==> try-garnet <==
// kosarka
module kosarka(
      input clk,                                            
      input rst,                                            
      input b0,b1,b2,b3,                                    
      input p0,p1,p2,                                       
      output a,b,c,d,e,f,g,dp,                              
      output [3:0] an                                       
    );
clock: 10.0 ns
lec_check: 0
cap_margin: 20
cell_pad_in_sites_global_placement: 1
core_margin: 2
core_utilization: 40
cts_cluster_diameter: 268
gpl_timing_driven: 0
max_routing_layer: met5
place_density_lb_addon: 0.14
slew_margin: 20
tns_end_percent: 80
run.sh (not shown) runs the stock make flow with config.mk's settings and CLKGATE_MAP_FILE=.
==> try-indigo: changes against try-garnet <==
CELL_PAD_IN_SITES_GLOBAL_PLACEMENT = not set   (was 1)
CORE_UTILIZATION = 62   (was 40)
CTS_CLUSTER_DIAMETER = not set   (was 268)
GPL_TIMING_DRIVEN = not set   (was 0)
MAX_ROUTING_LAYER = not set   (was met5)
PLACE_DENSITY_LB_ADDON = not set   (was 0.14)
TNS_END_PERCENT = not set   (was 80)
==> flow/constraint.sdc (replaced) <==
create_clock -name core_clock -period 7.18 [get_ports {clk}]
set_input_delay 1.4360 -clock core_clock [delete_from_list [all_inputs] [get_ports {clk}]]
set_output_delay 1.4360 -clock core_clock [all_outputs]
set_load 0.01 [all_outputs]
==> try-zinc: changes against try-garnet <==
ABC_AREA = 0   (was not set)
CAP_MARGIN = 0   (was 20)
CELL_PAD_IN_SITES_GLOBAL_PLACEMENT = not set   (was 1)
CORE_UTILIZATION = 71   (was 40)
CTS_CLUSTER_DIAMETER = not set   (was 268)
CTS_CLUSTER_SIZE = 39   (was not set)
GPL_TIMING_DRIVEN = not set   (was 0)
HOLD_SLACK_MARGIN = 0.28   (was not set)
MAX_ROUTING_LAYER = not set   (was met5)
PLACE_DENSITY = 0.35   (was not set)
PLACE_DENSITY_LB_ADDON = not set   (was 0.14)
SETUP_SLACK_MARGIN = 0.53   (was not set)
TNS_END_PERCENT = not set   (was 80)
==> flow/constraint.sdc (replaced) <==
create_clock -name core_clock -period 3.99 [get_ports {clk}]
set_input_delay 0.7980 -clock core_clock [delete_from_list [all_inputs] [get_ports {clk}]]
set_output_delay 0.7980 -clock core_clock [all_outputs]
set_load 0.01 [all_outputs]
==> try-pepper: changes against try-garnet <==
CELL_PAD_IN_SITES_GLOBAL_PLACEMENT = not set   (was 1)
CORE_MARGIN = 8   (was 2)
CORE_UTILIZATION = 51   (was 40)
CTS_CLUSTER_DIAMETER = not set   (was 268)
GPL_TIMING_DRIVEN = not set   (was 0)
HOLD_SLACK_MARGIN = 0.29   (was not set)
MAX_ROUTING_LAYER = not set   (was met5)
PLACE_DENSITY_LB_ADDON = 0.26   (was 0.14)
SLEW_MARGIN = 5   (was 20)
TNS_END_PERCENT = not set   (was 80)
==> summary.txt <==
Figures from the flow reports.

Run status:
- The run finished with no timing, DRC or antenna violations.

Power:
- The run puts the fraction of power consumed by combinational cells at 8.7%.
- The run puts the power spent charging and discharging nets at 0.000506 W.
- Overall power consumption after layout is estimated at 0.00204 W.

Placed design:
- The run gives the placement-stage cell area as 12,400 um^2.

Finish:
- The layout has 81 buffers outside the clock class.
- The run gives the area of all placed cells without fillers as 13,200 um^2.

Critical path:
- The worst register-to-register path has a depth of 18.

Floorplanning:
- The run puts the die boundary height at 175 um.
(the above is from try-garnet)
==> summary.txt <==
Figures from the flow reports.

Run status:
- The run finished with no timing, DRC or antenna violations.

Power:
- The run puts the total power consumption of the routed design at 0.00195 W.
- The run puts the power density over cell area at 152 nW/um^2.
- The run puts the fraction of power consumed by combinational cells at 8.5%.
- Summed over all nets, the switching power comes to 0.000464 W.

Placed design:
- The run gives the placement-stage cell area as 12,000 um^2.

Finish:
- Leaving out the clock tree, the finished layout contains a buffer count of 29.

Floorplanning:
- Measured along the y axis, the die boundary spans 168 um.

Critical path:
- The run puts the worst reg2reg path depth at 17.
(the above is from try-pepper)
==> summary.txt <==
Figures from the flow reports.

Run status:
- The flow ran to the end and the layout has no timing, DRC or antenna violations.

Critical path:
- The largest single stage delay on the critical path is 0.75 ns.
- The run gives the worst reg2reg path depth as 17.
- Across all register-to-register paths, the minimum setup slack is 2.84 ns.
- The run gives the worst flop-to-flop path endpoint as rezulB[7].

Floorplanning:
- The run puts the die boundary height at 141 um.
- The run puts the number of rows created at floorplan at 50.

Power:
- Looking at the power breakdown, combinational cells take 8.6% of the total.
- The run puts the power spent charging and discharging nets at 0.000636 W.
- The run puts the total power consumption of the routed design at 0.00269 W.

Placed design:
- The run gives the placement-stage cell area as 12,000 um^2.

Finish:
- The run gives the area of all placed cells without fillers as 12,700 um^2.
- The run gives the count of non-CTS buffers in the layout as 31.

CTS:
- Clock tree synthesis selected as its root buffer the cell clkbuf_16.
(the above is from try-indigo)
==> summary.txt <==
Figures from the flow reports.

Power:
- The run gives the largest voltage drop on the vdd net as 0.361 mV.
- The run puts the total power consumption of the routed design at 0.00514 W.
- The run puts the power spent charging and discharging nets at 0.00124 W.
- The run puts the fraction of power consumed by combinational cells at 10.0%.

Timing:
- The run gives the final-report setup violation count as 2.
- The critical path in the final layout is reported with a setup slack of -0.316 ns.

Synthesis:
- The run gives the post-synthesis cell count as 1,303.
- For reference, the top cells by area after synthesis are edfxtp_1 24%, dfxtp_1 20%, nand2_1 5.6%.

Floorplanning:
- The run gives the die boundary height as 132 um.

Finish:
- The run gives the count of non-CTS buffers in the layout as 161.
- The run puts the area of all placed cells without fillers at 14,300 um^2.
- In the final layout, flip-flops and latches take up 35.7% of the cell area.

Run status:
- The run finished, with violations left.
- The reasons given for failing layout checks are negative setup slack.

Placed design:
- The run gives the placement-stage cell area as 12,800 um^2.
(the above is from try-zinc)
Power is estimated from default activity; no workload was simulated.
